==> flow/design.v <==
module float_adder(
    input   clk,
    input   rst,
    input   [31:0]  x,
    input   [31:0]  y,
    output  reg [31:0]  z,
    output  reg [1:0]   overflow  
);
    reg [24:0] m_x, m_y, m_z;
    reg [27:0] m_x_ext, m_y_ext, m_z_ext;
    reg [7:0] e_x, e_y, e_z;
    reg [2:0] s_x, s_y, s_z;
    reg [2:0] state_now;
    parameter S_start = 3'b000;
    parameter S_align = 3'b001;
    parameter S_add = 3'b010;
    parameter S_normal = 3'b011;
    parameter S_overflow = 3'b100;
    parameter S_zerocheck = 3'b101;
    parameter S_IDLE = 3'b110;
    wire [5:0] shift_bit;
    FHB32 fhb32_x(
        .x({4'b0, m_z_ext}),
        .high_bit(shift_bit)
    );
    always @(posedge clk or negedge rst) begin
        if (!rst) begin
            state_now <= S_start;
        end
        else begin
            case(state_now)
                S_start: begin
                    if ((x[30:23] == 8'd255 && x[22:0] != 0) || (y[30:23] == 8'd255 && y[22:0] != 0))
                        state_now <= S_overflow;
                    else if ((x[30:23] == 8'd255 && x[22:0] == 0) || (y[30:23] == 8'd255 && y[22:0] == 0))
                        state_now <= S_overflow;
                    else
                        state_now <= S_zerocheck;
                end
                S_zerocheck: begin
                    if ((m_x[22:0] == 0 && e_x == 8'b0) || (m_y[22:0] == 0 && e_y == 8'b0))
                        state_now <= S_overflow;
                    else
                        state_now <= S_align;
                end
                S_align: state_now <= S_add;
                S_add: begin
                    if (s_x != s_y && m_x_ext == m_y_ext)
                        state_now <= S_overflow;
                    else
                        state_now <= S_normal;
                end
                S_normal: state_now <= S_overflow;
                default: state_now <= S_IDLE;
            endcase
        end
    end
    always @(posedge clk) begin
        case(state_now)
            S_start: begin
                e_x <= x[30:23];
                e_y <= y[30:23];
                m_x <= {2'b01, x[22:0]};  
                m_y <= {2'b01, y[22:0]};
                s_x <= {2'b0, x[31]};
                s_y <= {2'b0, y[31]};
                if ((x[30:23] == 8'd255 && x[22:0] != 0) || (y[30:23] == 8'd255 && y[22:0] != 0)) begin
                    overflow <= 2'b11;
                    s_z <= 3'd1;
                    e_z <= 8'd255;
                    m_z <= 25'h7fffff;
                end
                else if ((x[30:23] == 8'd255 && x[22:0] == 0) || (y[30:23] == 8'd255 && y[22:0] == 0)) begin
                    overflow <= 2'b11;
                    s_z <= {2'b0, x[31]};
                    e_z <= 8'd255;
                    if ((x[30:23] == 8'd255 && x[22:0] == 0) && (y[30:23] == 8'd255 && y[22:0] == 0) && x[31] != y[31]) begin
                        m_z <= 25'h7fffff;
                    end else begin
                        m_z <= 25'b0;
                    end
                end
                else begin
                    overflow <= 2'b00;
                end
            end
            S_zerocheck: begin
                if (m_x[22:0] == 0 && e_x == 8'b0) begin
                    s_z <= s_y;
                    e_z <= e_y;
                    m_z <= m_y;
                end
                else if (m_y[22:0] == 0 && e_y == 8'b0) begin
                    s_z <= s_x;
                    e_z <= e_x;
                    m_z <= m_x;
                end
            end
            S_align: begin
                if (e_x == e_y) begin
                    e_z <= e_x;
                    m_x_ext <= {m_x[23:0], 3'b0};
                    m_y_ext <= {m_y[23:0], 3'b0};
                end else if (e_x < e_y) begin
                    e_z <= e_y;
                    m_x_ext <= {m_x >> (e_y - e_x), 3'b0};
                    m_y_ext <= {m_y[23:0], 3'b0};
                end else begin
                    e_z <= e_x;
                    m_x_ext <= {m_x[23:0], 3'b0};
                    m_y_ext <= {m_y >> (e_x - e_y), 3'b0};
                end
            end
            S_add: begin
                if (s_x == s_y) begin
                    m_z_ext <= m_x_ext + m_y_ext;
                    s_z <= s_x;
                end else begin
                    if (m_x_ext < m_y_ext) begin
                        m_z_ext <= m_y_ext - m_x_ext;
                        s_z <= s_y;
                    end else if (m_x_ext > m_y_ext) begin
                        m_z_ext <= m_x_ext - m_y_ext;
                        s_z <= s_x;
                    end else begin
                        m_z <= 25'd0;
                        e_z <= 8'd0;
                        s_z <= 3'd0;
                    end
                end
            end
            S_normal: begin
                if (m_z_ext[27] == 1'b1) begin
                    if (e_z == 8'd254) begin
                        s_z <= s_x;
                        e_z <= 8'd255;
                        m_z <= 0;
                        overflow <= 2'b01;
                    end else begin
                        m_z <= {1'b0, m_z_ext[26:4]};
                        e_z <= e_z + 8'b1;
                    end
                end else begin
                    if (m_z_ext[26] == 1'b0 && e_z >= 1) begin
                        m_z <= (m_z_ext << (6'd26 - shift_bit)) >> 3;
                        e_z <= e_z + shift_bit - 6'd26;
                    end
                    else begin
                        m_z <= m_z_ext[27:3];
                    end
                end
            end
            S_overflow: begin
                z <= {s_z[0], e_z[7:0], m_z[22:0]};
            end
            default: ;
        endcase
    end
endmodule
module FHB32(
    input [31:0] x,
    output reg [5:0] high_bit
);
    integer i;
    always @(*) begin
        high_bit = 0;
        for (i = 0; i < 32; i = i + 1)
            if (x[i] == 1'b1) high_bit = i[5:0];
    end
endmodule
==> flow/run.sh <==
#!/bin/bash
# the make line also repeats each setting of config.mk as NAME=value (left out here)
make -C /OpenROAD-flow-scripts/flow DESIGN_CONFIG=/design/flow/config.mk WORK_HOME=/design/flow/orfs CLKGATE_MAP_FILE= finish
==> flow/config.mk <==
export PLATFORM = sky130hd
export DESIGN_NAME = float_adder
export DESIGN_NICKNAME = float_adder
export VERILOG_FILES = /design/flow/design.v
export SDC_FILE = /design/flow/constraint.sdc
export NUM_CORES = 4
export LEC_CHECK = 0
export ABC_AREA = 1
export CAP_MARGIN = 20
export CORE_MARGIN = 2
export CORE_UTILIZATION = 72
export CTS_CLUSTER_SIZE = 17
export HOLD_SLACK_MARGIN = 0.29
export PLACE_DENSITY_LB_ADDON = 0.1
export SLEW_MARGIN = 20
==> flow/constraint.sdc <==
create_clock -name core_clock -period 3.2 [get_ports {clk}]
set_input_delay 0.6400 -clock core_clock [delete_from_list [all_inputs] [get_ports {clk}]]
set_output_delay 0.6400 -clock core_clock [all_outputs]
set_load 0.01 [all_outputs]
==> CHANGELOG.md, run 1 <==
## Flow update

* Outcome: did not finish
* Last stage reached: clock tree synthesis
* Error: [ERROR DPL-0033] detailed placement checks failed during check placement.
* Top cells, area: edfxtp_1 (37%), nand2_1 (9.6%), ha_1 (8.1%), nand3_1 (6.5%), o21ai_0 (6.3%)
* Dominant comb cell: simple AND/OR/NAND/NOR gates
* Commonest cells post-synth: nand2_1 (425), inv_1 (241), nand3_1 (214)
* Die Y at ~160 um
* Die Wd at 156 um
* Adder-cell area share of the yosys netlist at 0.0879
* Post-synth top area cell: edfxtp_1
* Yosys stat cell total at 2,144
* Number of port buffers at 99
* Yosys stat area at between 15,000 and 20,000 um^2
* Core Rows at roughly 55
* FF+latch count, synth at around 210
* Post-synth mux share at 0.00543
* Netlist cell types at 66
* Main flop type: edfxtp_1
* Mapped Area at around 17,000 um^2
* Yosys warnings at 2
* Syn Inst Count at about 2,100
* Xor/xnor share at 0.0223
* FP Util at 0.733
* Simple Share, Synth at 0.227
* Cell with the most instances after synthesis: nand2_1
* AND-OR/OR-AND Cells, Area Fraction at 0.193
* Synth Seq Share at 0.377
* Core area at 22,600 um^2
* Setup WS pre-CTS at -0.549 ns
* Syn avg cell area at 7.74 um^2
* Async S/R FF share, synth at 0.0287
* GP Congestion at around 1.2
* Floorplan Nets at 2,323
* Number of enable flip-flop cells at slightly above 200
* Chip area at 24,300 um^2
* Final HPWL DP at 46,300 um
* IO Count at roughly 100
* Top-area cell share at 0.367
[through the flow]
stage | area (um^2) | total power, uW | cells | setup TNS [ns]
detailed placement | 19500 | 9580 | 2658 | -44.22
global placement | 19500 | 9290 | 2658 | -23.55
floorplan | 16700 | 7250 | 2144 | -11.10
==> inputs of run 2 (changes only) <==
ABC_AREA = default   (was 1)
CAP_MARGIN = 15   (was 20)
CTS_CLUSTER_DIAMETER = 99   (was default)
CTS_CLUSTER_SIZE = default   (was 17)
HOLD_SLACK_MARGIN = -0.09   (was 0.29)
PLACE_DENSITY = 0.78   (was default)
PLACE_DENSITY_LB_ADDON = default   (was 0.1)
SETUP_SLACK_MARGIN = 0.96   (was default)
TNS_END_PERCENT = 5   (was default)
clock period = 3.49 ns   (was 3.2 ns; I/O delays follow)
==> run 2 against run 1 <==
Compared with the run above:
- the flow stops in global routing
- synthesized area up 4.1%
- die area up 4.0%
- synthesized cell count down 11%
==> CHANGELOG.md, run 2 <==
## Flow update

* Syn Inst Count at 1,904 (was 2,144)
* Die Wd at 159 um (was 156 um)
* Outcome: did not finish (unchanged)
* Final HPWL DP at 43,500 um (was 46,300 um)
* Post-synth top area cell: edfxtp_1 (unchanged)
* Synth Seq Share at 0.362 (was 0.377)
* Main flop type: edfxtp_1 (unchanged)
* AND-OR/OR-AND Cells, Area Fraction at 0.226 (was 0.193)
* Number of enable flip-flop cells at 203 (unchanged)
* Last stage reached: global routing (was clock tree synthesis)
* Simple Share, Synth at 0.161 (was 0.227)
* FF+latch count, synth at 209 (unchanged)
* Syn avg cell area at 9.07 um^2 (was 7.74 um^2)
* Yosys stat area at 17,300 um^2 (was 16,600 um^2)
* Commonest cells post-synth: edfxtp_1 (203), nor2_1 (179), a21oi_1 (173) (was nand2_1 (425), inv_1 (241), nand3_1 (214))
* Yosys warnings at 2 (unchanged)
* Async S/R FF share, synth at 0.0287 (unchanged)
* Grt ovf at 6
* CTS Root Cell: clkbuf_16
* Clock Tree Buf Depth at 3
* Error: [ERROR GRT-0232] Routing congestion too high. Check the congestion heatmap in the GUI. (was [ERROR DPL-0033] detailed placement checks failed during check placement.)
* Adder-cell area share of the yosys netlist at 0.0845 (was 0.0879)
* GP Congestion at 1.28 (was 1.18)
* Cell Count Post-Placement at 2,350 (was 2,658)
* Total GRT Usage at 0.650
* Number of port buffers at 99 (unchanged)
* FP Util at 0.733 (about the same)
* Cell Area, Placed at 19,400 um^2 (was 19,500 um^2)
* Top cells, area: edfxtp_1 (35%), ha_1 (7.8%), a21oi_1 (5.0%), nor2_1 (3.9%), nand2_1 (3.6%) (was edfxtp_1 (37%), nand2_1 (9.6%), ha_1 (8.1%), nand3_1 (6.5%), o21ai_0 (6.3%))
* Num CTS Buffers at 23
* Top-area cell share at 0.353 (was 0.367)
* IO Count at 100 (unchanged)
* Die Y at 159 um (was 156 um)
* CTS H-tree lvls at 1
* Floorplan Nets at 2,083 (was 2,323)
* CTS Sinks at roughly 210
* Chip area at 25,200 um^2 (was 24,300 um^2)
* Xor/xnor share at 0.0262 (was 0.0223)
* Post-synth mux share at 0.0836 (was 0.00543)
* Core Rows at 56 (was 55)
* Cell with the most instances after synthesis: edfxtp_1 (was nand2_1)
* CTS Hold Bufs at 0
* Core area at 23,500 um^2 (was 22,600 um^2)
* Mapped Area at 17,300 um^2 (was 16,600 um^2)
* Dominant comb cell: AND-OR/OR-AND gates (was simple AND/OR/NAND/NOR gates)
* Yosys stat cell total at 1,904 (was 2,144)
* Setup WS pre-CTS at -0.0585 ns (was -0.549 ns)
* Netlist cell types at 92 (was 66)
-- run 2: metrics by stage --
step                      total power [uW]  TNS (ns)
after detailed placement              8470    -0.133
after floorplan                       6860         0
after CTS                            11300    -0.100
after global placement                8300         0
-- run 2: routing by layer --
layer	GRT usage	GRT overflow
met2	0.857	2
met1	0.682	0
met5	0.125	0
met4	0.581	2
met3	0.445	2
-- run 2: timing repair --
item	in CTS
resized	79
cloned	3
pin swaps	43
endpoints found under the setup margin	161
setup buffers	27
==> inputs of run 3 (changes only) <==
CAP_MARGIN = 20   (was 15)
CORE_UTILIZATION = 14   (was 72)
CTS_CLUSTER_DIAMETER = default   (was 99)
HOLD_SLACK_MARGIN = default   (was -0.09)
PLACE_DENSITY = default   (was 0.78)
SETUP_SLACK_MARGIN = default   (was 0.96)
TNS_END_PERCENT = default   (was 5)
clock period = 5.13 ns   (was 3.49 ns; I/O delays follow)
==> run 3 against run 2 <==
Compared with the run above:
- now clean on timing, DRC and antenna
- synthesized area stayed put
- die area went up to 5.0 times the previous value
- synthesized cell count stayed put
==> CHANGELOG.md, run 3 <==
### Physical design

* Synth Seq Share at 0.362 (unchanged)
* Core Rows at 128 (was 56)
* Part of the power in registers at 0.317
* Die Y at 355 um (was 159 um)
* CTS H-tree lvls at 1 (unchanged)
* TritonCTS clock tree: built
* Final Hold Viols at 0
* CP peak stage delay at approximately 0.59 ns
* FF+latch count, synth at 209 (unchanged)
* AND-OR/OR-AND Cells, Area Fraction at 0.226 (unchanged)
* Syn Inst Count at 1,904 (unchanged)
* Via-to-Cell Ratio at 4.34
* Total GRT Usage at 0.0965
* IO Count at 100 (unchanged)
* Grt ovf at 0
* CP max-delay cell: edfxtp_1
* Initial drt markers at 1,671
* Antenna viol nets, final at 0
* Yosys stat area at 17,300 um^2 (unchanged)
* Async S/R FF share, synth at 0.0287 (unchanged)
* RSZ-0062 raised after global routing: no
* Clk slew on worst S/H paths at 0.07 ns
* Tcrit/Tclk final at 0.810
* Top pwr grp: combinational logic
* Tmin final at 4.15 ns
* Worst EP required at 5.44 ns
* Number of port buffers at 99 (unchanged)
* Clk pwr at 1880 uW
* Dominant comb cell: AND-OR/OR-AND gates (unchanged)
* Grt met2 use at 0.147
* Mapped Area at 17,300 um^2 (unchanged)
* Post-synth top area cell: edfxtp_1 (unchanged)
* Met1 Use GR at 0.139
* Top-area cell share at 0.353 (unchanged)
* Logic gate share of total power at 0.433
* Netlist cell types at 92 (unchanged)
* Filler cells at 13,700
* Top cells, area: edfxtp_1 (35%), ha_1 (7.8%), a21oi_1 (5.0%), nor2_1 (3.9%), nand2_1 (3.6%) (unchanged)
* Chip area at 126,000 um^2 (was 25,200 um^2)
* Postcts setup bufs at 0 (was 27)
* Clock Tree Buf Depth at 3 (unchanged)
* Vias in the first global route at 14,600
* Sw Share at 0.399
* 1st-pass router iterations at 6
* WP depth at 10
* Main flop type: edfxtp_1 (unchanged)
* Leakage at 0.00759 uW
* Yosys stat cell total at 1,904 (unchanged)
* Met3 Use GR at 0.0144
* Drt drc at 0
* DR WL/cell at 17.8 um
* Setup_tns at 0 ns
* FP Util at 0.141 (was 0.733)
* First-pass GRT wire length at roughly 95,000 um
* Total number of vias at 15,600
* Diodes inserted at 0
* Hold Path Origin: m_z[0]
* Startpoint types: flop
* Log Warnings at between 80 and 90
* Final WS setup at 0.976 ns
* Final HPWL DP at 50,200 um (was 43,500 um)
* Seq. pwr at 2380 uW
* Yosys warnings at 2 (unchanged)
* CTS Sinks at 209 (unchanged)
* Worst Path Buf+Inv at 1
* Die Wd at 355 um (was 159 um)
* GP Congestion at 0.948 (was 1.28)
* Finish-stage setup viols at 0
* Final Skew at 0.0312 ns
* Cell with the most instances after synthesis: edfxtp_1 (unchanged)
* Crit path max fanout at 13
* Crit end category: flop
* Pins Over Slew Limit at 0
* Detailed Route WL at about 64,000 um
* Hold Crit Class: reg -> reg
* Syn avg cell area at 9.07 um^2 (unchanged)
* CP top delay family: AND-OR/OR-AND gates
* Adder-cell area share of the yosys netlist at 0.0845 (unchanged)
* Pint at 4520 uW
* Arrival @ worst endpoint at between 4 and 5 ns
* Psw at ~3000 uW
* Worst R2R Path Depth at 10
* Largest net degree at the start of global routing at 66
* Critical path capture point: m_z[17]
* Reg2reg start: m_z_ext[6]
* Cells resized by post-CTS repair at 0 (was 79)
* Combinational power at 3260 uW
* Max IR drop VDD at around 0.00025 V
* Outcome: timing/DRC/antenna clean (was did not finish)
* Final Power at 7520 uW
* Grt peak-use layer: met2
* Cell Pwr Density at ~360 nW/um^2
* CTS Root Cell: clkbuf_16 (unchanged)
* Num CTS Buffers at 25 (was 23)
* Hold Path Sink: z[0]
* Clock group share of total power at 0.250
* Simple Share, Synth at 0.161 (unchanged)
* Hold path cells at 0
* Antenna violations before repair at 3
* Number of enable flip-flop cells at 203 (unchanged)
* Post-layout nets at between 2,000 and 2,500
* Fin Hold WS at 0.419 ns
* Final design instance area without fill at 21,100 um^2
* Cell chain of the critical path: o31a_1, o31ai_1, o311ai_0, a31o_2, ha_1, inv_1, mux4_2, mux2_2, a211o_1, a2111o_1
* Setup WS pre-CTS at 0.876 ns (was -0.0585 ns)
* Worst-Skew Late Latency at roughly 0.56 ns
* Crit path kind: reg -> reg
* Relative slew margins at 0.312
* Max-cap violations at 0
* CTS Hold Bufs at 0 (unchanged)
* Worst-margin pin slew at 1.03 ns
* Critical path origin: m_z_ext[6]
* Max Freq at roughly 240 MHz
* Commonest cells post-synth: edfxtp_1 (203), nor2_1 (179), a21oi_1 (173) (unchanged)
* Core area at 122,000 um^2 (was 23,500 um^2)
* Layout Area Growth over Synthesis at 22.0%
* Reg-to-reg endpoint: m_z[17]
* R2R Setup Slk at ~0.98 ns
* Xor/xnor share at 0.0262 (unchanged)
* Post-synth mux share at 0.0836 (unchanged)
* Cell Area, Placed at 20,200 um^2 (was 19,400 um^2)
* Floorplan Nets at 2,083 (unchanged)
## run 3: layout make-up
class	count	area [um^2]	share of cell area
clock inverter	18	228	0.0108
tap	1625	2030	0.0965
clock buffer	26	629	0.0299
inverter	125	469	0.0223
multi-input combinational	1445	10100	0.480
sequential	209	6250	0.297
timing repair buffer	146	1340	0.0638
## run 3: metrics by stage
stage | instances | util
floorplan | 1904 | -
global placement | 3550 | 0.166
detailed placement | 3550 | 0.166
CTS | 3594 | 0.173
global route | 3594 | 0.173
finish | 3594 | 0.173
## run 3: per-layer routing
layer | share of wire | vias up
met5 | 0.00041 | -
met2 | 0.43 | 739
met3 | 0.074 | 127
met1 | 0.46 | 7504
li1 | - | 7220
met4 | 0.036 | 4
==> inputs of run 4 (changes only) <==
CORE_UTILIZATION = 68   (was 14)
CTS_CLUSTER_DIAMETER = 198   (was default)
CTS_CLUSTER_SIZE = 31   (was default)
clock period = 2.99 ns   (was 5.13 ns; I/O delays follow)
==> run 4 against run 3 <==
Compared with the run above:
- the run now fails in global routing
- die area fell by 79%
- synthesized cell count unchanged
- synthesized area stayed put
==> CHANGELOG.md, run 4 <==
## Flow update

* Yosys stat cell total at 1,904 (unchanged)
* Top cells, area: edfxtp_1 (35%), ha_1 (7.8%), a21oi_1 (5.0%), nor2_1 (3.9%), nand2_1 (3.6%) (unchanged)
* Synth Seq Share at 0.362 (unchanged)
* Floorplan Nets at 2,083 (unchanged)
* FF+latch count, synth at 209 (unchanged)
* Mapped Area at 17,300 um^2 (unchanged)
* Error: [ERROR GRT-0116] Global routing finished with congestion. Check the congestion regions in the DRC Viewer.
* Syn Inst Count at 1,904 (unchanged)
* Main flop type: edfxtp_1 (unchanged)
* Syn avg cell area at 9.07 um^2 (unchanged)
* Chip area at 26,700 um^2 (was 126,000 um^2)
* Total GRT Usage at 0.785
* Cell Count Post-Placement at 2,618 (was 3,550)
* Cell with the most instances after synthesis: edfxtp_1 (unchanged)
* Die Wd at 163 um (was 355 um)
* Core area at 25,000 um^2 (was 122,000 um^2)
* Yosys warnings at 2 (unchanged)
* Num CTS Buffers at 10 (was 25)
* Grt ovf at 13
* Number of enable flip-flop cells at 203 (unchanged)
* Netlist cell types at 92 (unchanged)
* Outcome: did not finish (was timing/DRC/antenna clean)
* Dominant comb cell: AND-OR/OR-AND gates (unchanged)
* Yosys stat area at 17,300 um^2 (unchanged)
* Async S/R FF share, synth at 0.0287 (unchanged)
* CTS Sinks at 209 (unchanged)
* Core Rows at 58 (was 128)
* Post-synth top area cell: edfxtp_1 (unchanged)
* Number of port buffers at 99 (unchanged)
* CTS Root Cell: clkbuf_16 (unchanged)
* Xor/xnor share at 0.0262 (unchanged)
* Die Y at 163 um (was 355 um)
* CTS H-tree lvls at 1 (unchanged)
* FP Util at 0.690 (was 0.141)
* Commonest cells post-synth: edfxtp_1 (203), nor2_1 (179), a21oi_1 (173) (unchanged)
* Clock Tree Buf Depth at 3 (unchanged)
* Final HPWL DP at 48,600 um (was 50,200 um)
* Post-synth mux share at 0.0836 (unchanged)
* AND-OR/OR-AND Cells, Area Fraction at 0.226 (unchanged)
* Adder-cell area share of the yosys netlist at 0.0845 (unchanged)
* Cell Area, Placed at 21,700 um^2 (was 20,200 um^2)
* GP Congestion at 1.15 (was 0.948)
* Last stage reached: global routing
* Top-area cell share at 0.353 (unchanged)
* IO Count at 100 (unchanged)
* CTS Hold Bufs at 0 (unchanged)
* Simple Share, Synth at 0.161 (unchanged)
[run 4: stage by stage]
stage	worst slack, ns	hold WS [ns]	utilization	setup TNS, ns	power [uW]
floorplan	-0.479	0.302	-	-13.80	8350
global placement	-0.450	0.402	0.866	-17.78	10800
detailed placement	-0.511	0.409	0.866	-32.97	11100
CTS	-0.398	0.364	0.941	-10.72	13900
[run 4: metal layers]
layer  GRT overflow  global-route usage
met4              6               0.741
met1              0               0.779
met5              2               0.483
met3              2               0.688
met2              3               0.916
[run 4: what timing repair did]
item                                   CTS
setup endpoints to repair              158
setup buffers                           70
gates cloned                             2
resized                                246
pin swaps                              122
endpoints found under the hold margin    0
==> inputs of run 5 (changes only) <==
CORE_UTILIZATION = 70   (was 68)
CTS_CLUSTER_DIAMETER = 42   (was 198)
CTS_CLUSTER_SIZE = 34   (was 31)
HOLD_SLACK_MARGIN = -0.09   (was default)
PLACE_DENSITY = 0.64   (was default)
SETUP_SLACK_MARGIN = 0.61   (was default)
clock period = 2.35 ns   (was 2.99 ns; I/O delays follow)
==> run 5 against run 4 <==
Compared with the run above:
- the flow stops in clock tree synthesis
- synthesized cell count unchanged
- synthesized area unchanged
- die area down 2.8%
==> CHANGELOG.md, run 5 <==
## Flow update

* Number of port buffers at 99 (unchanged)
* Async S/R FF share, synth at 0.0287 (unchanged)
* IO Count at 100 (unchanged)
* Outcome: did not finish (unchanged)
* FF+latch count, synth at 209 (unchanged)
* Synth Seq Share at 0.362 (unchanged)
* Floorplan Nets at 2,083 (unchanged)
* Cell with the most instances after synthesis: edfxtp_1 (unchanged)
* Post-synth mux share at 0.0836 (unchanged)
* Syn avg cell area at 9.07 um^2 (unchanged)
* Adder-cell area share of the yosys netlist at 0.0845 (unchanged)
* Last stage reached: clock tree synthesis (was global routing)
* Yosys stat cell total at 1,904 (unchanged)
* Top cells, area: edfxtp_1 (35%), ha_1 (7.8%), a21oi_1 (5.0%), nor2_1 (3.9%), nand2_1 (3.6%) (unchanged)
* Yosys stat area at 17,300 um^2 (unchanged)
* Post-synth top area cell: edfxtp_1 (unchanged)
* Die Y at 161 um (was 163 um)
* Commonest cells post-synth: edfxtp_1 (203), nor2_1 (179), a21oi_1 (173) (unchanged)
* Mapped Area at 17,300 um^2 (unchanged)
* Die Wd at 161 um (was 163 um)
* FP Util at 0.712 (was 0.690)
* Main flop type: edfxtp_1 (unchanged)
* AND-OR/OR-AND Cells, Area Fraction at 0.226 (unchanged)
* Error: [ERROR DPL-0038] Utilization greater than 100%, impossible to legalize (was [ERROR GRT-0116] Global routing finished with congestion. Check the congestion regions in the DRC Viewer.)
* Simple Share, Synth at 0.161 (unchanged)
* Xor/xnor share at 0.0262 (unchanged)
* Dominant comb cell: AND-OR/OR-AND gates (unchanged)
* Setup WS pre-CTS at -1.49 ns (was -0.511 ns)
* Syn Inst Count at 1,904 (unchanged)
* Yosys warnings at 2 (unchanged)
* Top-area cell share at 0.353 (unchanged)
* Core area at 24,200 um^2 (was 25,000 um^2)
* Final HPWL DP at 64,900 um (was 48,600 um)
* Core Rows at 57 (was 58)
* Number of enable flip-flop cells at 203 (unchanged)
* GP Congestion at 1.25 (was 1.15)
* Chip area at 25,900 um^2 (was 26,700 um^2)
* Netlist cell types at 92 (unchanged)
[run 5: per-stage QoR]
stage          instance area, um^2  hold slack, ns  cells  power [uW]   util
2_1_floorplan                18400           0.174   1904       11000      -
3_3_place_gp                 23600           0.403   2802       14400  0.973
3_5_place_dp                 23600           0.405   2802       15500  0.973
==> inputs of run 6 (changes only) <==
CORE_UTILIZATION = 62   (was 70)
CTS_CLUSTER_DIAMETER = default   (was 42)
CTS_CLUSTER_SIZE = default   (was 34)
HOLD_SLACK_MARGIN = default   (was -0.09)
PLACE_DENSITY = default   (was 0.64)
SETUP_SLACK_MARGIN = 0.48   (was 0.61)
clock period = 4.24 ns   (was 2.35 ns; I/O delays follow)
==> run 6 against run 5 <==
Compared with the run above:
- the run now finishes clean
- synthesized area unchanged
- synthesized cell count unchanged
- die area rose by 13%
==> CHANGELOG.md, run 6 <==
### Physical design

* Relative slew margins at 0.252
* Final HPWL DP at 43,300 um (was 64,900 um)
* Top pwr grp: combinational logic
* Reg-to-reg endpoint: m_z_ext[24]
* Total number of vias at 16,500
* CTS Hold Bufs at 0
* Pins Over Slew Limit at 0
* IO Count at 100 (unchanged)
* Critical path origin: m_y_ext[4]
* R2R Setup Slk at 0.47 ns
* Seq. pwr at 2830 uW
* CTS H-tree lvls at 1
* CTS Root Cell: clkbuf_16
* Hold path cells at 0
* Cell Pwr Density at 456 nW/um^2
* Max-cap violations at 0
* Commonest cells post-synth: edfxtp_1 (203), nor2_1 (179), a21oi_1 (173) (unchanged)
* Post-layout nets at 2,198
* Antenna viol nets, final at 0
* Logic gate share of total power at 0.476
* Pint at 5530 uW
* Crit path kind: reg -> reg
* Async S/R FF share, synth at 0.0287 (unchanged)
* Drt drc at 0
* Detailed Route WL at 57,600 um
* Via-to-Cell Ratio at 6.85
* Psw at approximately 3700 uW
* Top-area cell share at 0.353 (unchanged)
* Hold Crit Class: reg -> reg
* Max IR drop VDD at about 0.00033 V
* Initial drt markers at 2,452
* Yosys stat area at 17,300 um^2 (unchanged)
* Setup_tns at 0 ns
* Hold Path Sink: z[7]
* CTS Sinks at 209
* Antenna violations before repair at 1
* Clk slew on worst S/H paths at 0.06 ns
* Worst-margin pin slew at 1.12 ns
* Grt ovf at 0
* Final Skew at about 0.033 ns
* Vias in the first global route at 15,100
* Post-synth mux share at 0.0836 (unchanged)
* Clock Tree Buf Depth at 3
* Crit end category: flop
* Combinational power at between 4000 and 5000 uW
* Met3 Use GR at 0.0701
* Worst R2R Path Depth at 10
* Post-synth top area cell: edfxtp_1 (unchanged)
* Final Hold Viols at 0
* Number of enable flip-flop cells at 203 (unchanged)
* Startpoint types: flop
* CP max-delay cell: edfxtp_1
* Grt met2 use at 0.613
* Cell with the most instances after synthesis: edfxtp_1 (unchanged)
* RSZ-0062 raised after global routing: yes
* Top cells, area: edfxtp_1 (35%), ha_1 (7.8%), a21oi_1 (5.0%), nor2_1 (3.9%), nand2_1 (3.6%) (unchanged)
* FF+latch count, synth at 209 (unchanged)
* Logic area at 10,300 um^2
* TritonCTS clock tree: built
* Core Rows at 61 (was 57)
* Reg2reg start: m_y_ext[4]
* Layout Area Growth over Synthesis at 16.6%
* AND-OR/OR-AND Cells, Area Fraction at 0.226 (unchanged)
* Tcrit/Tclk final at 0.889
* Tmin final at around 3.8 ns
* CP top delay family: AND-OR/OR-AND gates
* Core Util, Final at 0.729
* Worst EP required at 4.49 ns
* Clk pwr at between 1500 and 2000 uW
* Num CTS Buffers at 24
* Max Freq at 265 MHz
* Synth Seq Share at 0.362 (unchanged)
* Worst Path Buf+Inv at 0
* 1st-pass router iterations at 6
* GP Congestion at 1.08 (was 1.25)
* CP peak stage delay at ~0.53 ns
* Syn avg cell area at 9.07 um^2 (unchanged)
* Syn Inst Count at 1,904 (unchanged)
* WP depth at 10
* Yosys warnings at 2 (unchanged)
* Clock group share of total power at 0.216
* First-pass GRT wire length at 86,000 um
* Simple Share, Synth at 0.161 (unchanged)
* Die Y at 171 um (was 161 um)
* Filler cells at roughly 2,100
* Outcome: timing/DRC/antenna clean (was did not finish)
* Netlist cell types at 92 (unchanged)
* Fin Hold WS at between 0.4 and 0.5 ns
* Total GRT Usage at 0.384
* Crit path max fanout at 4
* Sw Share at 0.398
* Chip area at 29,200 um^2 (was 25,900 um^2)
* Finish-stage setup viols at 0
* Met1 Use GR at 0.502
* Yosys stat cell total at 1,904 (unchanged)
* Dominant comb cell: AND-OR/OR-AND gates (unchanged)
* Die Wd at 171 um (was 161 um)
* Core area at 27,600 um^2 (was 24,200 um^2)
* Xor/xnor share at 0.0262 (unchanged)
* Adder-cell area share of the yosys netlist at 0.0845 (unchanged)
* Hold Path Origin: m_z[7]
* Critical path capture point: m_z_ext[24]
* Cell chain of the critical path: ha_4, nand2b_4, a221oi_2, or4_4, a31o_4, a2111o_1, a311o_1, a2111oi_4, a311oi_2, xnor2_1
* Register area at about 6200 um^2
* DR WL/cell at 23.9 um
* Leakage at roughly 0.008 uW
* Worst-Skew Late Latency at 0.55 ns
* Floorplan Nets at 2,083 (unchanged)
* FP Util at 0.625 (was 0.712)
* Number of port buffers at 99 (unchanged)
* Mapped Area at 17,300 um^2 (unchanged)
* Arrival @ worst endpoint at 4.02 ns
* Main flop type: edfxtp_1 (unchanged)
* Diodes inserted at 0
* Largest net degree at the start of global routing at 66
* Part of the power in registers at 0.308
* Grt peak-use layer: met2
* Log Warnings at 91
run 6: repair_timing:
| item | 4_1_cts | 5_1_grt |
|---|---|---|
| cloned | 0 | 1 |
| buffers inserted | 4 | 43 |
| resized | 5 | 37 |
| endpoints found under the setup margin | 14 | 99 |
| pin swaps | 1 | 13 |
run 6: metrics by stage:
step	total power (uW)	setup WS, ns	cell area, um^2	cells
global route	9550	0.283	20100	2413
detailed placement	6720	0.257	18800	2323
global placement	6680	0.380	18800	2323
finish	9180	0.472	20100	2413
CTS	8720	0.432	19600	2369
floorplan	5560	0.482	17300	1904
run 6: per-layer routing:
layer / part of all wire / wire, um
met2: 0.45 / 26000
met1: 0.38 / 21900
met5: 0.00023 / 13
met3: 0.10 / 6010
met4: 0.065 / 3750
run 6: cell type report:
class,instances,area share
timing repair inverter,1,0.000249
timing repair buffer,213,0.0936
tap,378,0.0235
clock buffer,26,0.0302
inverter,125,0.0235
sequential,209,0.310
multi-input combinational,1445,0.511
clock inverter,16,0.00709
==> inputs of run 7 (changes only) <==
CELL_PAD_IN_SITES_GLOBAL_PLACEMENT = 3   (was default)
CORE_UTILIZATION = 40   (was 62)
GPL_TIMING_DRIVEN = 0   (was default)
SETUP_SLACK_MARGIN = default   (was 0.48)
clock period = 5.0 ns   (was 4.24 ns; I/O delays follow)
==> run 7 against run 6 <==
Compared with the run above:
- critical path depth is 2 higher
- core utilization is 26 points lower
- synthesized area stayed put
- fmax is 21% lower
- global-route usage is 7.5 points lower
- non-clock buffer count is 14 higher
- critical path type unchanged
- critical endpoint is now e_z[2]
- largest cell class unchanged
- largest power group unchanged
==> CHANGELOG.md, run 7 <==
### Physical design

* Yosys warnings at 2 (unchanged)
* Cell with the most instances after synthesis: edfxtp_1 (unchanged)
* Layout Area Growth over Synthesis at 15.6% (was 16.6%)
* Syn avg cell area at 9.07 um^2 (unchanged)
* FF+latch count, synth at 209 (unchanged)
* Max IR drop VDD at 0.000220 V (was 0.000327 V)
* Num CTS Buffers at 25 (was 24)
* Hold Crit Class: reg -> reg (unchanged)
* Post-synth mux share at 0.0836 (unchanged)
* Top pwr grp: combinational logic (unchanged)
* Grt ovf at 0 (unchanged)
* Hold Path Sink: z[16] (was z[7])
* FP Util at 0.403 (was 0.625)
* TritonCTS clock tree: built (unchanged)
* Worst-Skew Late Latency at 0.55 ns (about the same)
* R2R Setup Slk at 0.25 ns (was 0.47 ns)
* Finish-stage setup viols at 0 (unchanged)
* Hold Path Origin: m_z[16] (was m_z[7])
* Yosys stat area at 17,300 um^2 (unchanged)
* Cell chain of the critical path: inv_1, ha_1, clkbuf_1, nand4_1, o31ai_2, o211ai_1, a31o_2, nand2_1, buf_2, a31oi_4, a2111oi_2, buf_2 (was ha_4, nand2b_4, a221oi_2, or4_4, a31o_4, a2111o_1, a311o_1, a2111oi_4, a311oi_2, xnor2_1)
* Crit path max fanout at 10 (was 4)
* IO Count at 100 (unchanged)
* AND-OR/OR-AND Cells, Area Fraction at 0.226 (unchanged)
* CTS Hold Bufs at 0 (unchanged)
* CTS H-tree lvls at 1 (unchanged)
* Clk pwr at 1850 uW (was 1980 uW)
* Clock group share of total power at 0.236 (was 0.216)
* Dominant comb cell: AND-OR/OR-AND gates (unchanged)
* Sw Share at 0.413 (was 0.398)
* Worst EP required at 5.24 ns (was 4.49 ns)
* Antenna viol nets, final at 0 (unchanged)
* Final HPWL DP at 54,400 um (was 43,300 um)
* Top-area cell share at 0.353 (unchanged)
* Total GRT Usage at 0.309 (was 0.384)
* Startpoint types: flop (unchanged)
* Tmin final at 4.75 ns (was 3.77 ns)
* Crit end category: flop (unchanged)
* Synth Seq Share at 0.362 (unchanged)
* Hold path cells at 0 (unchanged)
* CP peak stage delay at 0.65 ns (was 0.53 ns)
* Mapped Area at 17,300 um^2 (unchanged)
* Clock Tree Buf Depth at 3 (unchanged)
* Post-layout nets at 2,212 (was 2,198)
* Worst Path Buf+Inv at 4 (was 0)
* Max-cap violations at 0 (unchanged)
* Worst-margin pin slew at 0.899 ns (was 1.12 ns)
* Adder-cell area share of the yosys netlist at 0.0845 (unchanged)
* CP top delay family: AND-OR/OR-AND gates (unchanged)
* Netlist cell types at 92 (unchanged)
* Psw at 3230 uW (was 3650 uW)
* Non-Filler Instances at 2,637 (was 2,413)
* Vias in the first global route at 15,400 (was 15,100)
* Die Wd at 212 um (was 171 um)
* Fin Hold WS at 0.414 ns (was 0.417 ns)
* Reg2reg start: m_x_ext[13] (was m_y_ext[4])
* Setup WS pre-CTS at -0.203 ns (was 0.257 ns)
* Via-to-Cell Ratio at 6.08 (was 6.85)
* Logic gate share of total power at 0.457 (was 0.476)
* Log Warnings at 89 (was 91)
* Final Hold Viols at 0 (unchanged)
* Core Rows at 76 (was 61)
* Detailed Route WL at 69,600 um (was 57,600 um)
* Postcts setup bufs at 0 (was 4)
* Total number of vias at 16,000 (was 16,500)
* Leakage at 0.00760 uW (was 0.00791 uW)
* CTS Sinks at 209 (unchanged)
* Cell Pwr Density at 391 nW/um^2 (was 456 nW/um^2)
* Number of enable flip-flop cells at 203 (unchanged)
* Number of port buffers at 99 (unchanged)
* Critical path capture point: e_z[2] (was m_z_ext[24])
* Seq. pwr at 2400 uW (was 2830 uW)
* Yosys stat cell total at 1,904 (unchanged)
* Die Y at 212 um (was 171 um)
* Outcome: timing/DRC/antenna clean (unchanged)
* Max Freq at 211 MHz (was 265 MHz)
* Async S/R FF share, synth at 0.0287 (unchanged)
* WP depth at 12 (was 10)
* Critical path's most frequent cell: buf_2
* GP Congestion at 0.994 (was 1.08)
* Part of the power in registers at 0.307 (was 0.308)
* Top cells, area: edfxtp_1 (35%), ha_1 (7.8%), a21oi_1 (5.0%), nor2_1 (3.9%), nand2_1 (3.6%) (unchanged)
* Clk slew on worst S/H paths at 0.06 ns (about the same)
* Antenna violations before repair at 1 (unchanged)
* Diodes inserted at 0 (unchanged)
* Arrival @ worst endpoint at 4.99 ns (was 4.02 ns)
* Main flop type: edfxtp_1 (unchanged)
* Tcrit/Tclk final at 0.950 (was 0.889)
* Final WS setup at 0.250 ns (was 0.472 ns)
* Critical path origin: m_x_ext[13] (was m_y_ext[4])
* RSZ-0062 raised after global routing: no (was yes)
* Floorplan Nets at 2,083 (unchanged)
* Initial drt markers at 1,718 (was 2,452)
* Reg-to-reg endpoint: e_z[2] (was m_z_ext[24])
* Largest net degree at the start of global routing at 67 (was 66)
* First-pass GRT wire length at 102,000 um (was 86,000 um)
* 1st-pass router iterations at 6 (unchanged)
* Syn Inst Count at 1,904 (unchanged)
* CTS Root Cell: clkbuf_16 (unchanged)
* Core area at 42,900 um^2 (was 27,600 um^2)
* CP max-delay cell: a2111oi_2 (was edfxtp_1)
* Pins Over Slew Limit at 0 (unchanged)
* Crit path kind: reg -> reg (unchanged)
* Combinational power at 3570 uW (was 4370 uW)
* DR WL/cell at 26.4 um (was 23.9 um)
* Commonest cells post-synth: edfxtp_1 (203), nor2_1 (179), a21oi_1 (173) (unchanged)
* Relative slew margins at 0.396 (was 0.252)
* Worst R2R Path Depth at 12 (was 10)
* Pint at 4590 uW (was 5530 uW)
* Post-synth top area cell: edfxtp_1 (unchanged)
* Cell Count Post-Placement at 2,593 (was 2,323)
* Simple Share, Synth at 0.161 (unchanged)
* Xor/xnor share at 0.0262 (unchanged)
* Drt drc at 0 (unchanged)
* Chip area at 44,800 um^2 (was 29,200 um^2)
* Final Skew at 0.0264 ns (was 0.0335 ns)
==> run 7: layer usage <==
layer  GRT usage  vias up  share of wire
li1            -     7383              -
met4       0.105        0          0.039
met3      0.0386      116          0.068
met5           0        -              0
met2       0.487      703           0.44
met1       0.440     7837           0.45
==> run 7: stage by stage <==
stage / total power (uW) / setup TNS [ns] / area, um^2 / utilization
detailed placement: 5880 / -0.638 / 19100 / 0.446
CTS: 7760 / 0 / 20000 / 0.465
global route: 8210 / 0 / 20000 / 0.466
finish: 7810 / 0 / 20000 / 0.466
floorplan: 4700 / 0 / 17300 / -
global placement: 5890 / -36.71 / 19000 / 0.443
==> run 7: what timing repair did <==
action,4_1_cts,5_1_grt
gates resized,2,7
gates cloned,0,0
endpoints found under the setup margin,10,29
==> run 7: cell type report <==
type / instances / area [um^2]
clock inverters: 18 / 204
inverters: 125 / 469
plain buffers: 123 / 503
well taps: 585 / 732
fillers: 4155 / 22900
repair buffers: 104 / 1070
multi-input cells: 1445 / 10100
flip-flops and latches: 209 / 6250
clock buffers: 28 / 637
==> inputs of run 8 (changes only) <==
CELL_PAD_IN_SITES_GLOBAL_PLACEMENT = 2   (was 3)
CORE_UTILIZATION = 33   (was 40)
CTS_CLUSTER_SIZE = 74   (was default)
GPL_TIMING_DRIVEN = 1   (was 0)
MAX_ROUTING_LAYER = met5   (was default)
MIN_ROUTING_LAYER = met1   (was default)
PLACE_DENSITY_LB_ADDON = 0.21   (was default)
SETUP_SLACK_MARGIN = -0.03   (was default)
TNS_END_PERCENT = 25   (was default)
clock period = 3.97 ns   (was 5.0 ns; I/O delays follow)
==> run 8 against run 7 <==
Compared with the run above:
- cell area increased by 3.1%
- sequential share of layout area down 0.95 points
- core utilization is 6.6 points lower
- worst hold slack improved by 0.0055 ns
- wire length is 1.3% lower
- synthesized cell count unchanged
- highest routed layer unchanged
==> CHANGELOG.md, run 8 <==
### Physical design

* Syn Inst Count at 1,904 (unchanged)
* Clk slew on worst S/H paths at 0.06 ns (about the same)
* Max IR drop VDD at 0.000348 V (was 0.000220 V)
* Hold Crit Class: reg -> reg (unchanged)
* Floorplan Nets at 2,083 (unchanged)
* WP depth at 11 (was 12)
* Worst-Skew Late Latency at 0.57 ns (was 0.55 ns)
* Startpoint types: flop (unchanged)
* Pint at 6040 uW (was 4590 uW)
* Commonest cells post-synth: edfxtp_1 (203), nor2_1 (179), a21oi_1 (173) (unchanged)
* Final Skew at 0.0273 ns (was 0.0264 ns)
* Yosys stat cell total at 1,904 (unchanged)
* Hold Path Origin: m_z[0] (was m_z[16])
* Worst EP required at 4.29 ns (was 5.24 ns)
* Cell with the most instances after synthesis: edfxtp_1 (unchanged)
* Detailed Route WL at 68,700 um (was 69,600 um)
* Critical path capture point: m_z_ext[24] (was e_z[2])
* Antenna violations before repair at 0 (was 1)
* Crit path kind: reg -> reg (unchanged)
* Hold path cells at 0 (unchanged)
* Async S/R FF share, synth at 0.0287 (unchanged)
* Layout Area Growth over Synthesis at 19.2% (was 15.6%)
* First-pass GRT wire length at 102,000 um (about the same)
* Reg2reg start: m_x_ext[4] (was m_x_ext[13])
* Hold Path Sink: z[0] (was z[16])
* Logic gate share of total power at 0.466 (was 0.457)
* Pins Over Slew Limit at 0 (unchanged)
* Diodes inserted at 0 (unchanged)
* Seq. pwr at 3010 uW (was 2400 uW)
* Leakage at 0.00802 uW (was 0.00760 uW)
* Top pwr grp: combinational logic (unchanged)
* Die Wd at 233 um (was 212 um)
* Top-area cell share at 0.353 (unchanged)
* Top cells, area: edfxtp_1 (35%), ha_1 (7.8%), a21oi_1 (5.0%), nor2_1 (3.9%), nand2_1 (3.6%) (unchanged)
* Main flop type: edfxtp_1 (unchanged)
* Core area at 51,500 um^2 (was 42,900 um^2)
* Syn avg cell area at 9.07 um^2 (unchanged)
* Number of port buffers at 99 (unchanged)
* Final Hold Viols at 0 (unchanged)
* 1st-pass router iterations at 5 (was 6)
* Tcrit/Tclk final at 0.958 (was 0.950)
* IO Count at 100 (unchanged)
* Simple Share, Synth at 0.161 (unchanged)
* Core Rows at 83 (was 76)
* DR WL/cell at 25.1 um (was 26.4 um)
* Cell Pwr Density at 494 nW/um^2 (was 391 nW/um^2)
* Mapped Area at 17,300 um^2 (unchanged)
* Arrival @ worst endpoint at 4.12 ns (was 4.99 ns)
* Post-layout nets at 2,216 (was 2,212)
* Clk pwr at 2410 uW (was 1850 uW)
* Max-cap violations at 0 (unchanged)
* R2R Setup Slk at 0.17 ns (was 0.25 ns)
* Final design instance area without fill at 20,600 um^2 (was 20,000 um^2)
* Cell chain of the critical path: inv_1, ha_1, nand2b_1, a221oi_1, or4_1, a31o_2, a2111o_1, a311o_1, a2111oi_0, a311oi_1, xnor2_1 (was inv_1, ha_1, clkbuf_1, nand4_1, o31ai_2, o211ai_1, a31o_2, nand2_1, buf_2, a31oi_4, a2111oi_2, buf_2)
* Num CTS Buffers at 27 (was 25)
* Setup_tns at 0 ns (unchanged)
* Grt ovf at 0 (unchanged)
* Antenna viol nets, final at 0 (unchanged)
* Clock Tree Buf Depth at 3 (unchanged)
* Reg-to-reg endpoint: m_z_ext[24] (was e_z[2])
* Max Freq at 263 MHz (was 211 MHz)
* Psw at 4120 uW (was 3230 uW)
* Yosys warnings at 2 (unchanged)
* Log Warnings at 88 (was 89)
* Initial drt markers at 1,716 (was 1,718)
* Final HPWL DP at 53,800 um (was 54,400 um)
* Tmin final at 3.80 ns (was 4.75 ns)
* Drt drc at 0 (unchanged)
* GP Congestion at 0.978 (was 0.994)
* Post-synth top area cell: edfxtp_1 (unchanged)
* Relative slew margins at 0.258 (was 0.396)
* Netlist cell types at 92 (unchanged)
* Cell Area, Placed at 19,700 um^2 (was 19,100 um^2)
* Chip area at 54,200 um^2 (was 44,800 um^2)
* Worst Path Buf+Inv at 1 (was 4)
* Clock group share of total power at 0.237 (was 0.236)
* CP top delay family: AND-OR/OR-AND gates (unchanged)
* Crit end category: flop (unchanged)
* Number of enable flip-flop cells at 203 (unchanged)
* Part of the power in registers at 0.296 (was 0.307)
* CP max-delay cell: or4_1 (was a2111oi_2)
* Final WS setup at 0.168 ns (was 0.250 ns)
* Total GRT Usage at 0.252 (was 0.309)
* Outcome: timing/DRC/antenna clean (unchanged)
* Adder-cell area share of the yosys netlist at 0.0845 (unchanged)
* CTS H-tree lvls at 1 (unchanged)
* FF+latch count, synth at 209 (unchanged)
* Yosys stat area at 17,300 um^2 (unchanged)
* Xor/xnor share at 0.0262 (unchanged)
* Total number of vias at 15,800 (was 16,000)
* Finish-stage setup viols at 0 (unchanged)
* Via-to-Cell Ratio at 5.77 (was 6.08)
* CP peak stage delay at 0.48 ns (was 0.65 ns)
* Worst-margin pin slew at 1.11 ns (was 0.899 ns)
* Sw Share at 0.405 (was 0.413)
* CTS Sinks at 209 (unchanged)
* Post-synth mux share at 0.0836 (unchanged)
* Vias in the first global route at 15,200 (was 15,400)
* AND-OR/OR-AND Cells, Area Fraction at 0.226 (unchanged)
* Synth Seq Share at 0.362 (unchanged)
* Die Y at 233 um (was 212 um)
* Critical path origin: m_x_ext[4] (was m_x_ext[13])
* Combinational power at 4740 uW (was 3570 uW)
* Worst R2R Path Depth at 11 (was 12)
* Largest net degree at the start of global routing at 66 (was 67)
* TritonCTS clock tree: built (unchanged)
* Dominant comb cell: AND-OR/OR-AND gates (unchanged)
* CTS Root Cell: clkbuf_16 (unchanged)
* Setup WS pre-CTS at 0.136 ns (was -0.203 ns)
* Crit path max fanout at 4 (was 10)
* FP Util at 0.335 (was 0.403)
==> run 8: metal layers <==
| layer | track usage | share of wire | vias to the layer above |
|---|---|---|---|
| met5 | 0 | 0 | - |
| met4 | 0.0689 | 0.030 | 0 |
| met3 | 0.0245 | 0.056 | 116 |
| met2 | 0.400 | 0.45 | 615 |
| met1 | 0.363 | 0.46 | 7671 |
| li1 | - | - | 7390 |
==> run 8: cell type report <==
type                       count  area, um^2
multi-input combinational   1445       10100
tap                          680         851
timing repair buffer         229        2000
fill                        5205       30900
clock buffer                  29         683
sequential                   209        6250
clock inverter                20         181
inverter                     125         469
==> run 8: per-stage QoR <==
step	instances	hold WS [ns]	utilization	power [uW]
after floorplan	1904	0.400	-	5920
after global placement	2687	0.404	0.382	7780
after detailed placement	2687	0.405	0.382	7690
after CTS	2736	0.419	0.399	10100
after global routing	2737	0.426	0.399	10700
final	2737	0.419	0.399	10200
==> run 8: timing repair <==
| item | in CTS | in global routing |
|---|---|---|
| endpoints found under the hold margin | 0 | 0 |
| setup endpoints to repair | 0 | 7 |
| buffers inserted | 0 | 1 |
| hold buffers | 0 | 0 |
| resized | 0 | 7 |
==> inputs of run 9 (changes only) <==
CELL_PAD_IN_SITES_DETAIL_PLACEMENT = 2   (was default)
CORE_ASPECT_RATIO = 0.52   (was default)
CORE_UTILIZATION = 34   (was 33)
CTS_CLUSTER_SIZE = 79   (was 74)
GPL_ROUTABILITY_DRIVEN = 0   (was default)
GPL_TIMING_DRIVEN = 0   (was 1)
HOLD_SLACK_MARGIN = 0.26   (was default)
MAX_ROUTING_LAYER = met4   (was met5)
MIN_ROUTING_LAYER = default   (was met1)
PLACE_DENSITY_LB_ADDON = default   (was 0.21)
SETUP_SLACK_MARGIN = default   (was -0.03)
TNS_END_PERCENT = default   (was 25)
clock period = 5.24 ns   (was 3.97 ns; I/O delays follow)
==> run 9 against run 8 <==
Compared with the run above:
- non-clock buffer count stayed put
- synthesized area stayed put
- sequential power is 25% lower
- synthesized cell count stayed put
- via count is 8.3% higher
- critical endpoint is now m_z[9]
- register-to-register slack hardly changed
- die area is 2.7% lower
- clock power is 36% lower
- clock skew is 0.0089 ns lower
==> CHANGELOG.md, run 9 <==
### Physical design

* Outcome: timing/DRC/antenna clean (unchanged)
* Grt ovf at 0 (unchanged)
* Netlist cell types at 92 (unchanged)
* Critical path origin: m_z_ext[4] (was m_x_ext[4])
* Number of port buffers at 99 (unchanged)
* Xor/xnor share at 0.0262 (unchanged)
* Clock Tree Buf Depth at 3 (unchanged)
* Psw at 3420 uW (was 4120 uW)
* AND-OR/OR-AND Cells, Area Fraction at 0.226 (unchanged)
* Simple Share, Synth at 0.161 (unchanged)
* Yosys stat cell total at 1,904 (unchanged)
* CTS Sinks at 209 (unchanged)
* Diodes inserted at 0 (unchanged)
* Largest net degree at the start of global routing at 65 (was 66)
* Clk slew on worst S/H paths at 0.08 ns (was 0.06 ns)
* Num CTS Buffers at 21 (was 27)
* Final Hold Viols at 0 (unchanged)
* Syn avg cell area at 9.07 um^2 (unchanged)
* Clock group share of total power at 0.202 (was 0.237)
* Worst-Skew Late Latency at 0.56 ns (was 0.57 ns)
* Initial drt markers at 2,278 (was 1,716)
* DR WL/cell at 31.7 um (was 25.1 um)
* Pint at 4170 uW (was 6040 uW)
* Chip area at 52,700 um^2 (was 54,200 um^2)
* FF+latch count, synth at 209 (unchanged)
* Logic area at 10,100 um^2 (about the same)
* Drt drc at 0 (unchanged)
* Dominant comb cell: AND-OR/OR-AND gates (unchanged)
* Combinational power at 3790 uW (was 4740 uW)
* RSZ-0062 raised after global routing: no
* Antenna viol nets, final at 0 (unchanged)
* Non-Filler Instances at 2,716 (was 2,737)
* Reg-to-reg endpoint: m_z[9] (was m_z_ext[24])
* R2R Setup Slk at 0.18 ns (was 0.17 ns)
* Cell Count Post-Placement at 2,677 (was 2,687)
* Max-cap violations at 0 (unchanged)
* Adder-cell area share of the yosys netlist at 0.0845 (unchanged)
* Log Warnings at 89 (was 88)
* Total GRT Usage at 0.332 (was 0.252)
* Crit path max fanout at 11 (was 4)
* Cell Area, Placed at 19,200 um^2 (was 19,700 um^2)
* Cell chain of the critical path: buf_2, nand2b_1, a221oi_1, nor4_2, o211a_1, nor2_4, buf_2, ha_2, o21a_2, xor2_2, nand2_1, nor3_1, a221oi_1, o211ai_1 (was inv_1, ha_1, nand2b_1, a221oi_1, or4_1, a31o_2, a2111o_1, a311o_1, a2111oi_0, a311oi_1, xnor2_1)
* IO Count at 100 (unchanged)
* Async S/R FF share, synth at 0.0287 (unchanged)
* Crit end category: flop (unchanged)
* Startpoint types: flop (unchanged)
* Hold Path Origin: m_z[9] (was m_z[0])
* CTS Hold Bufs at 0 (unchanged)
* Worst R2R Path Depth at 14 (was 11)
* Post-synth mux share at 0.0836 (unchanged)
* Max IR drop VDD at 0.000192 V (was 0.000348 V)
* Post-layout nets at 2,210 (was 2,216)
* Critical path capture point: m_z[9] (was m_z_ext[24])
* Commonest cells post-synth: edfxtp_1 (203), nor2_1 (179), a21oi_1 (173) (unchanged)
* Tcrit/Tclk final at 0.966 (was 0.958)
* First-pass GRT wire length at 124,000 um (was 102,000 um)
* Hold Crit Class: reg -> reg (unchanged)
* Synth Seq Share at 0.362 (unchanged)
* Yosys warnings at 2 (unchanged)
* Cell Pwr Density at 381 nW/um^2 (was 494 nW/um^2)
* Via-to-Cell Ratio at 6.30 (was 5.77)
* Worst EP required at 5.61 ns (was 4.29 ns)
* Reg2reg start: m_z_ext[4] (was m_x_ext[4])
* Seq. pwr at 2260 uW (was 3010 uW)
* Final Skew at 0.0184 ns (was 0.0273 ns)
* Final design instance area without fill at 19,900 um^2 (was 20,600 um^2)
* Top cells, area: edfxtp_1 (35%), ha_1 (7.8%), a21oi_1 (5.0%), nor2_1 (3.9%), nand2_1 (3.6%) (unchanged)
* TritonCTS clock tree: built (unchanged)
* Core area at 50,100 um^2 (was 51,500 um^2)
* CTS Root Cell: clkbuf_16 (unchanged)
* Finish-stage setup viols at 0 (unchanged)
* Hold path cells at 0 (unchanged)
* Mapped Area at 17,300 um^2 (unchanged)
* Antenna violations before repair at 8 (was 0)
* CP top delay family: AND-OR/OR-AND gates (unchanged)
* Syn Inst Count at 1,904 (unchanged)
* Hold Path Sink: z[9] (was z[0])
* Layout Area Growth over Synthesis at 15.4% (was 19.2%)
* CP max-delay cell: nor3_1 (was or4_1)
* Yosys stat area at 17,300 um^2 (unchanged)
* Part of the power in registers at 0.298 (was 0.296)
* Worst-margin pin slew at 1.10 ns (was 1.11 ns)
* Detailed Route WL at 86,200 um (was 68,700 um)
* Post-synth top area cell: edfxtp_1 (unchanged)
* Setup_tns at 0 ns (unchanged)
* Max Freq at 198 MHz (was 263 MHz)
* Core Rows at 59 (was 83)
* Floorplan Nets at 2,083 (unchanged)
* 1st-pass router iterations at 5 (unchanged)
* Vias in the first global route at 16,800 (was 15,200)
* Register area at 6260 um^2 (was 6250 um^2)
* Clk pwr at 1540 uW (was 2410 uW)
* Number of enable flip-flop cells at 203 (unchanged)
* CTS H-tree lvls at 1 (unchanged)
* Die Wd at 317 um (was 233 um)
* Leakage at 0.00752 uW (was 0.00802 uW)
* Worst Path Buf+Inv at 2 (was 1)
* Pins Over Slew Limit at 0 (unchanged)
* Total number of vias at 17,100 (was 15,800)
* Die Y at 167 um (was 233 um)
* Main flop type: edfxtp_1 (unchanged)
* Cell with the most instances after synthesis: edfxtp_1 (unchanged)
* CP peak stage delay at 0.58 ns (was 0.48 ns)
* Final HPWL DP at 69,900 um (was 53,800 um)
* FP Util at 0.345 (was 0.335)
* WP depth at 14 (was 11)
* Crit path kind: reg -> reg (unchanged)
* Fin Hold WS at 0.423 ns (was 0.419 ns)
* Relative slew margins at 0.259 (was 0.258)
* Logic gate share of total power at 0.500 (was 0.466)
* Top pwr grp: combinational logic (unchanged)
* Top-area cell share at 0.353 (unchanged)
* Filler cells at 5,549 (was 5,205)
* Arrival @ worst endpoint at 5.43 ns (was 4.12 ns)
* Tmin final at 5.06 ns (was 3.80 ns)
* Sw Share at 0.450 (was 0.405)
-- run 9: per-layer routing --
| metal | share of wire | up-vias | GRT usage | wire length (um) |
|---|---|---|---|---|
| met3 | 0.11 | 66 | 0.0785 | 9200 |
| met1 | 0.52 | 8849 | 0.546 | 44500 |
| met2 | 0.37 | 815 | 0.401 | 31500 |
| li1 | - | 7371 | - | - |
| met4 | 0.011 | 0 | 0.0355 | 972 |
| met5 | 0 | - | - | 0 |
-- run 9: repair_timing --
action | CTS | global route
gates resized | 2 | 8
endpoints found under the setup margin | 16 | 60
buffers inserted | 0 | 5
-- run 9: layout make-up --
class / instances / area share
Clock inverter: 12 / 0.00559
Clock buffer: 25 / 0.0271
Multi-Input combinational cell: 1445 / 0.508
Inverter: 125 / 0.0237
Sequential cell: 209 / 0.314
Tap cell: 671 / 0.0421
Buffer: 122 / 0.0249
Timing Repair Buffer: 107 / 0.0546
-- run 9: through the flow --
step | total power [uW] | util | worst slack (ns)
final | 7590 | 0.398 | 0.179
after global routing | 7890 | 0.398 | 0.00724
after CTS | 7420 | 0.397 | 0.0387
after floorplan | 4480 | - | 0.235
after detailed placement | 5870 | 0.384 | -0.322
after global placement | 5780 | 0.382 | -2.36
==> inputs of run 10 (changes only) <==
CELL_PAD_IN_SITES_DETAIL_PLACEMENT = default   (was 2)
CELL_PAD_IN_SITES_GLOBAL_PLACEMENT = default   (was 2)
CORE_ASPECT_RATIO = default   (was 0.52)
CORE_UTILIZATION = 30   (was 34)
CTS_CLUSTER_SIZE = default   (was 79)
GPL_ROUTABILITY_DRIVEN = default   (was 0)
GPL_TIMING_DRIVEN = default   (was 0)
HOLD_SLACK_MARGIN = default   (was 0.26)
MAX_ROUTING_LAYER = default   (was met4)
clock period = 6.2 ns   (was 5.24 ns; I/O delays follow)
==> run 10 against run 9 <==
Compared with the run above:
- fmax increased by 16%
- final cell count decreased by 0.29%
- sequential share of layout area increased by 0.17 points
- largest power group unchanged
- still clean
- cell area decreased by 0.67%
==> CHANGELOG.md, run 10 <==
### Physical design

* Outcome: timing/DRC/antenna clean (unchanged)
* Filler cells at 5,821 (was 5,549)
* Antenna violations before repair at 0 (was 8)
* Startpoint types: flop (unchanged)
* Commonest cells post-synth: edfxtp_1 (203), nor2_1 (179), a21oi_1 (173) (unchanged)
* Max IR drop VDD at 0.000213 V (was 0.000192 V)
* Pint at 3660 uW (was 4170 uW)
* Seq. pwr at 1980 uW (was 2260 uW)
* Simple Share, Synth at 0.161 (unchanged)
* CP max-delay cell: inv_1 (was nor3_1)
* R2R Setup Slk at 1.85 ns (was 0.18 ns)
* Setup_tns at 0 ns (unchanged)
* Synth Seq Share at 0.362 (unchanged)
* Post-synth top area cell: edfxtp_1 (unchanged)
* Reg2reg start: m_z_ext[3] (was m_z_ext[4])
* Mapped Area at 17,300 um^2 (unchanged)
* Initial drt markers at 1,625 (was 2,278)
* Worst R2R Path Depth at 11 (was 14)
* IO Count at 100 (unchanged)
* Max-cap violations at 0 (unchanged)
* TritonCTS clock tree: built (unchanged)
* Top pwr grp: combinational logic (unchanged)
* Cell with the most instances after synthesis: edfxtp_1 (unchanged)
* Dominant comb cell: AND-OR/OR-AND gates (unchanged)
* Crit path kind: reg -> reg (unchanged)
* Xor/xnor share at 0.0262 (unchanged)
* Max Freq at 230 MHz (was 198 MHz)
* Clk slew on worst S/H paths at 0.07 ns (was 0.08 ns)
* Netlist cell types at 92 (unchanged)
* GP Congestion at 0.994
* DR WL/cell at 22.2 um (was 31.7 um)
* Layout Area Growth over Synthesis at 14.6% (was 15.4%)
* Die Wd at 244 um (was 317 um)
* Clk pwr at 1470 uW (was 1540 uW)
* CTS Root Cell: clkbuf_16 (unchanged)
* Total number of vias at 15,600 (was 17,100)
* Worst Path Buf+Inv at 1 (was 2)
* Tmin final at 4.35 ns (was 5.06 ns)
* Worst EP required at 6.50 ns (was 5.61 ns)
* Number of enable flip-flop cells at 203 (unchanged)
* Critical path capture point: m_z[17] (was m_z[9])
* Relative slew margins at 0.243 (was 0.259)
* Detailed Route WL at 60,200 um (was 86,200 um)
* FF+latch count, synth at 209 (unchanged)
* Grt met2 use at 0.308 (was 0.401)
* FP Util at 0.305 (was 0.345)
* WP depth at 11 (was 14)
* Total GRT Usage at 0.196 (was 0.332)
* Post-layout nets at 2,111 (was 2,210)
* AND-OR/OR-AND Cells, Area Fraction at 0.226 (unchanged)
* Post-synth mux share at 0.0836 (unchanged)
* Worst-margin pin slew at 1.13 ns (was 1.10 ns)
* Core Rows at 87 (was 59)
* Clock Tree Buf Depth at 3 (unchanged)
* Hold Path Origin: m_z[22] (was m_z[9])
* Postcts setup bufs at 0 (unchanged)
* Core area at 56,600 um^2 (was 50,100 um^2)
* Logic area at 10,100 um^2 (about the same)
* Yosys stat area at 17,300 um^2 (unchanged)
* Finish-stage setup viols at 0 (unchanged)
* Yosys warnings at 2 (unchanged)
* Tcrit/Tclk final at 0.702 (was 0.966)
* Leakage at 0.00750 uW (was 0.00752 uW)
* Drt drc at 0 (unchanged)
* Final HPWL DP at 46,400 um (was 69,900 um)
* Log Warnings at 87 (was 89)
* Pins Over Slew Limit at 0 (unchanged)
* Floorplan Nets at 2,083 (unchanged)
* Critical path origin: m_z_ext[3] (was m_z_ext[4])
* Num CTS Buffers at 25 (was 21)
* CTS Sinks at 209 (unchanged)
* Logic gate share of total power at 0.435 (was 0.500)
* 1st-pass router iterations at 6 (was 5)
* Psw at 2450 uW (was 3420 uW)
* Main flop type: edfxtp_1 (unchanged)
* Sw Share at 0.400 (was 0.450)
* Combinational power at 2660 uW (was 3790 uW)
* CP peak stage delay at 0.60 ns (was 0.58 ns)
* Cell chain of the critical path: nor3b_1, o31a_1, o31ai_1, o311ai_0, a31o_2, ha_1, inv_1, mux4_2, mux2_2, a211o_1, a2111o_1 (was buf_2, nand2b_1, a221oi_1, nor4_2, o211a_1, nor2_4, buf_2, ha_2, o21a_2, xor2_2, nand2_1, nor3_1, a221oi_1, o211ai_1)
* Number of port buffers at 99 (unchanged)
* Top cells, area: edfxtp_1 (35%), ha_1 (7.8%), a21oi_1 (5.0%), nor2_1 (3.9%), nand2_1 (3.6%) (unchanged)
* CP top delay family: AND-OR/OR-AND gates (unchanged)
* Adder-cell area share of the yosys netlist at 0.0845 (unchanged)
* First-pass GRT wire length at 90,500 um (was 124,000 um)
* Worst-Skew Late Latency at 0.55 ns (was 0.56 ns)
* CTS H-tree lvls at 1 (unchanged)
* Setup WS pre-CTS at 1.88 ns (was -0.322 ns)
* Grt ovf at 0 (unchanged)
* Hold Path Sink: z[22] (was z[9])
* Yosys stat cell total at 1,904 (unchanged)
* Cells resized by post-CTS repair at 0 (was 2)
* Fin Hold WS at 0.417 ns (was 0.423 ns)
* Hold Crit Class: reg -> reg (unchanged)
* Crit path max fanout at 21 (was 11)
* Crit end category: flop (unchanged)
* Final WS setup at 1.85 ns (was 0.179 ns)
* Largest net degree at the start of global routing at 67 (was 65)
* Part of the power in registers at 0.324 (was 0.298)
* Grt peak-use layer: met2 (was met1)
* Arrival @ worst endpoint at 4.65 ns (was 5.43 ns)
* Reg-to-reg endpoint: m_z[17] (was m_z[9])
* Syn avg cell area at 9.07 um^2 (unchanged)
* Die Y at 244 um (was 167 um)
* Cell Pwr Density at 309 nW/um^2 (was 381 nW/um^2)
* Antenna viol nets, final at 0 (unchanged)
* Vias in the first global route at 14,700 (was 16,800)
* CTS Hold Bufs at 0 (unchanged)
* RSZ-0062 raised after global routing: no (unchanged)
* Final Hold Viols at 0 (unchanged)
* Met1 Use GR at 0.269 (was 0.546)
* Hold path cells at 0 (unchanged)
* Syn Inst Count at 1,904 (unchanged)
* Async S/R FF share, synth at 0.0287 (unchanged)
* Final Skew at 0.0171 ns (was 0.0184 ns)
* Via-to-Cell Ratio at 5.77 (was 6.30)
* Chip area at 59,500 um^2 (was 52,700 um^2)
* Top-area cell share at 0.353 (unchanged)
* Clock group share of total power at 0.240 (was 0.202)
* Register area at 6250 um^2 (was 6260 um^2)
* Final Power at 6110 uW (was 7590 uW)
* Met3 Use GR at 0.0239 (was 0.0785)
-- run 10: layer usage --
metal | up-vias | routed length, um
met5 | - | 0
li1 | 7181 | -
met2 | 764 | 26800
met4 | 0 | 3170
met1 | 7517 | 26000
met3 | 165 | 4300
-- run 10: layout make-up --
| class | instances | area share |
|---|---|---|
| Tap cell | 756 | 0.0478 |
| Timing Repair Buffer | 126 | 0.0603 |
| Clock inverter | 18 | 0.00942 |
| Clock buffer | 28 | 0.0322 |
| Antenna cell | 1 | 0.000126 |
| Multi-Input combinational cell | 1445 | 0.511 |
| Inverter | 125 | 0.0237 |
| Sequential cell | 209 | 0.316 |
-- run 10: metrics by stage --
step,std cells,instance area (um^2),util
after global placement,2660,18900,0.335
after detailed placement,2660,19000,0.335
final,2708,19800,0.350
after floorplan,1904,17300,-
after CTS,2706,19800,0.349
after global routing,2707,19800,0.350
Power and IR drop assume default switching activity.
